// dot_product
module dot_product (
	input ap_clk,
	input ap_rst,
	output [16-1:0]  	memory_Addr_A,
	output 						memory_EN_A,
	output 						memory_WEN_A,
	output [32-1:0]	memory_Din_A,
	input  [32-1:0] 	memory_Dout_A,
	output [16-1:0]  	memory_Addr_B,
	output 						memory_EN_B,
	output 						memory_WEN_B,
	output [32-1:0]	memory_Din_B,
	input  [32-1:0] 	memory_Dout_B,
	input 						fifo_in_empty_n,
	input  [(3+2+16)-1:0]	fifo_in_dout,
	output 						fifo_in_read,
	input 						fifo_out_full_n,
	output 						fifo_out_write,
	output [(3+2+16)-1:0]	fifo_out_din
);
For scale: roughly 2400 cells after synthesis, roughly 120 flip-flops, roughly 210 I/O pins, roughly 22000 µm² of cells after synthesis.
Settings: LEC_CHECK=0, CAP_MARGIN=20, CORE_ASPECT_RATIO=1.03, CORE_MARGIN=2, CORE_UTILIZATION=72, CTS_CLUSTER_SIZE=86, HOLD_SLACK_MARGIN=-0.1, MAX_ROUTING_LAYER=met4, PLACE_DENSITY_LB_ADDON=0.21, SETUP_SLACK_MARGIN=-0.44, SLEW_MARGIN=20; clock period 4.4 ns.
run.sh (not shown) runs the stock make flow with config.mk's settings and CLKGATE_MAP_FILE=.
The baseline stopped in global routing.
Then changed:
--- a/flow/config.mk
+++ b/flow/config.mk
@@ -9 +8,0 @@
-export CORE_ASPECT_RATIO = 1.03
@@ -12,5 +11,2 @@
-export CTS_CLUSTER_SIZE = 86
-export HOLD_SLACK_MARGIN = -0.1
-export MAX_ROUTING_LAYER = met4
-export PLACE_DENSITY_LB_ADDON = 0.21
-export SETUP_SLACK_MARGIN = -0.44
+export PLACE_DENSITY_LB_ADDON = 0.24
+export SETUP_SLACK_MARGIN = 1.5
==> flow/constraint.sdc (replaced) <==
create_clock -name core_clock -period 8.23 [get_ports {ap_clk}]
set_input_delay 1.6460 -clock core_clock [delete_from_list [all_inputs] [get_ports {ap_clk}]]
set_output_delay 1.6460 -clock core_clock [all_outputs]
set_load 0.01 [all_outputs]
Now the flow completed and failed the layout checks on setup timing.
Synthesized area does not change.
Die area stays flat.
Synthesized cell count stays the same.
Then changed:
--- a/flow/config.mk
+++ b/flow/config.mk
@@ -10,3 +10,2 @@
-export CORE_UTILIZATION = 72
-export PLACE_DENSITY_LB_ADDON = 0.24
-export SETUP_SLACK_MARGIN = 1.5
+export CORE_UTILIZATION = 71
+export SETUP_SLACK_MARGIN = -0.27
==> flow/constraint.sdc (replaced) <==
create_clock -name core_clock -period 3.69 [get_ports {ap_clk}]
set_input_delay 0.7380 -clock core_clock [delete_from_list [all_inputs] [get_ports {ap_clk}]]
set_output_delay 0.7380 -clock core_clock [all_outputs]
set_load 0.01 [all_outputs]
What happened:
- The new run finished but fails on setup timing
- synthesized cell count stays the same
- count of clock-buffer cells in the layout went up by 2
- final area went up by 2.0%
- global-route usage went up by 0.77 points
- die area went up by 1.4%
- non-clock buffer count went up by 27
- setup slack gets worse by 3500 ps
- hold slack hardly moves
Then changed:
--- a/flow/config.mk
+++ b/flow/config.mk
@@ -10,2 +10,2 @@
-export CORE_UTILIZATION = 71
-export SETUP_SLACK_MARGIN = -0.27
+export CORE_UTILIZATION = 60
+export CTS_CLUSTER_DIAMETER = 388
==> flow/constraint.sdc (replaced) <==
create_clock -name core_clock -period 6.0 [get_ports {ap_clk}]
set_input_delay 1.2000 -clock core_clock [delete_from_list [all_inputs] [get_ports {ap_clk}]]
set_output_delay 1.2000 -clock core_clock [all_outputs]
set_load 0.01 [all_outputs]
Result: The new run ran to the end with violations: setup timing; area after synthesis stays the same; final area rises by 1.2%; final cell count rises by about 3%; via count falls by 12%; clock skew falls by 3.7 ps; routed wire length falls by about 20%; worst setup slack improves by 2300 ps; die size rises by 18%; core utilization falls by 14 points.

* * *

v11:
Starting RTL as in the previous note.
Settings: LEC_CHECK=0, CAP_MARGIN=20, CORE_ASPECT_RATIO=0.5, CORE_MARGIN=10, CORE_UTILIZATION=62, CTS_CLUSTER_DIAMETER=232, CTS_CLUSTER_SIZE=98, PLACE_DENSITY=0.86, SLEW_MARGIN=20, TNS_END_PERCENT=20; clock period 9.51 ns.
Setup changes, v11 to v2
Settings: a deleted CORE_ASPECT_RATIO that had been 0.5; a deleted CTS_CLUSTER_DIAMETER that had been 232; a change of CORE_MARGIN from 10 to 2; a deleted PLACE_DENSITY that had been 0.86; a deleted CTS_CLUSTER_SIZE that had been 98; a deleted TNS_END_PERCENT that had been 20; a change of CORE_UTILIZATION from 62 to 40; a change of the clock period (ns, I/O delays scaled along) from 9.51 to 8.0.
Results
- Re proportion of final cell area spent on non-clock buffers: v11 was lower than v2.
- [v2] core utilization of the finished layout fell 21 points relative to v11
- Cmp v11 and v2 / number of placed instances, taps included / higher: v2
- From v11 to v2 the numbers moved as follows: number of library cell types mapped by synthesis stayed essentially flat, share of the final layout cell area in sequential cells fell by 1.1 points, final hold violation count stayed essentially flat, largest stage delay on the critical path fell by 0.24 ns.
Inputs modified between v2 and v26:
Settings: PLACE_DENSITY_LB_ADDON: unset -> 0.05; CORE_MARGIN: 2 -> 9; CTS_CLUSTER_DIAMETER: unset -> 235; SLEW_MARGIN: 20 -> 5; HOLD_SLACK_MARGIN: unset -> 0.29; ABC_AREA: unset -> 1; CTS_CLUSTER_SIZE: unset -> 98; TNS_END_PERCENT: unset -> 5; SETUP_SLACK_MARGIN: unset -> -0.72; CAP_MARGIN: 20 -> 35.
==> comparison <==
- What the final checks of v26 revealed, after a flow that finished every stage, was a layout that fails on negative setup slack.
- v26 ends up with lower area fraction in mux cells than v2 does.
- v26 ended up with a lower worst hold slack after final layout than v2 did.
- Cell area | v26 vs v2 | v26 larger
--- input diff v26..v29 ---
Settings: setting PLACE_DENSITY to 0.8 for the first time; changing HOLD_SLACK_MARGIN from 0.29 to 0.05; changing CORE_MARGIN from 9 to 3; changing CORE_UTILIZATION from 40 to 49; changing TNS_END_PERCENT from 5 to 40; removing PLACE_DENSITY_LB_ADDON (formerly 0.05).
[summary]
- v29 finished all stages; however, its layout fails the closing checks, the failures being negative setup slack.
- Cmp v26 and v29 / width of the die / lower: v29
- v26 has lower via count than v29.
- v26 and v29 ended up with roughly the same fraction of area in registers.
- In v29, the worst-case setup margin in the final layout came out 0.15 ns above the value in v26.
- Die area | v29 < v26
- Time the final worst path needs with I/O delays and setup in v29 is 0.15 ns lower than in v26
- Diff v26 -> v29: top achievable clock speed went up 1.9%, filler-free cell count of the finished design went down 3.6%.
## Diff of input files: v15 against v29
Settings: PLACE_DENSITY: 0.8 -> unset; TNS_END_PERCENT: 40 -> 90; SETUP_SLACK_MARGIN: -0.72 -> 0.72; SLEW_MARGIN: 5 -> 20; MIN_ROUTING_LAYER: unset -> met1; CTS_CLUSTER_SIZE: 98 -> unset; GPL_TIMING_DRIVEN: unset -> 1; HOLD_SLACK_MARGIN: 0.05 -> unset; PLACE_DENSITY_LB_ADDON: unset -> 0.18; CORE_UTILIZATION: 49 -> 39; CORE_MARGIN: 3 -> 2; CTS_CLUSTER_DIAMETER: 235 -> unset; CORE_ASPECT_RATIO: unset -> 1.07.
Results
- v15 completed end to end with timing, DRC and antenna clean.
- From v29 to v15 the numbers moved as follows: final standard cell area without fillers went up 10%, post-synth area from yosys stat comparable, post-layout instance count excluding filler cells +about 8%, worst hold slack neither gained nor lost much.
- When v15 is set beside v29, its wire length of the first global-routing pass turns out to be about 14% larger.
- Comparing v15 and v29, the higher cell depth of the worst setup path was measured on v15.
- Re tally of nets with antenna violations remaining after routing: no difference whatsoever between v29 and v15.
- Number of DRC violations after detailed routing came out exactly the same in v15 and v29.
The following lists how v35 was set up differently from v15:
Settings: SLEW_MARGIN now 40, was 20; SETUP_SLACK_MARGIN now -0.72, was 0.72; CORE_ASPECT_RATIO now 0.5, was 1.07; MIN_ROUTING_LAYER no longer set, was met1; TNS_END_PERCENT now 40, was 90; GPL_TIMING_DRIVEN no longer set, was 1; PLACE_DENSITY_LB_ADDON no longer set, was 0.18; CTS_CLUSTER_DIAMETER now 235, previously not set; CORE_MARGIN now 3, was 2; CORE_UTILIZATION now 49, was 39; CTS_CLUSTER_SIZE now 98, previously not set; HOLD_SLACK_MARGIN now 0.05, previously not set; PLACE_DENSITY now 0.8, previously not set.
--- outcome ---
- Every stage of v35 finished as expected; the final checks, on the other hand, flagged negative setup slack, which means the layout fails.
- Relative to v15, the wire length per cell measured on v35 has decreased by a few percent.
- Cell area | v35 vs v15 | v35 smaller
- Area used by multi-input combinational logic delta for v35 relative to v15: 5.8% lower
- Summary of v35 over v15: critical path buffer and inverter count decreased by 4 relative to the old numbers.
- Compared to v15, v35 has largest stage delay on the critical path 0.05 ns higher.
- In the reports for v15 and v35, the larger buffer count excluding the clock tree in the final layout belongs to v15.
- Measured against each other, v15 and v35 differ in number of clock buffers in the layout, the higher figure coming from v35.
- Going from v15 to v35, the sequential share of layout area was found to have gone up by 0.87 points.
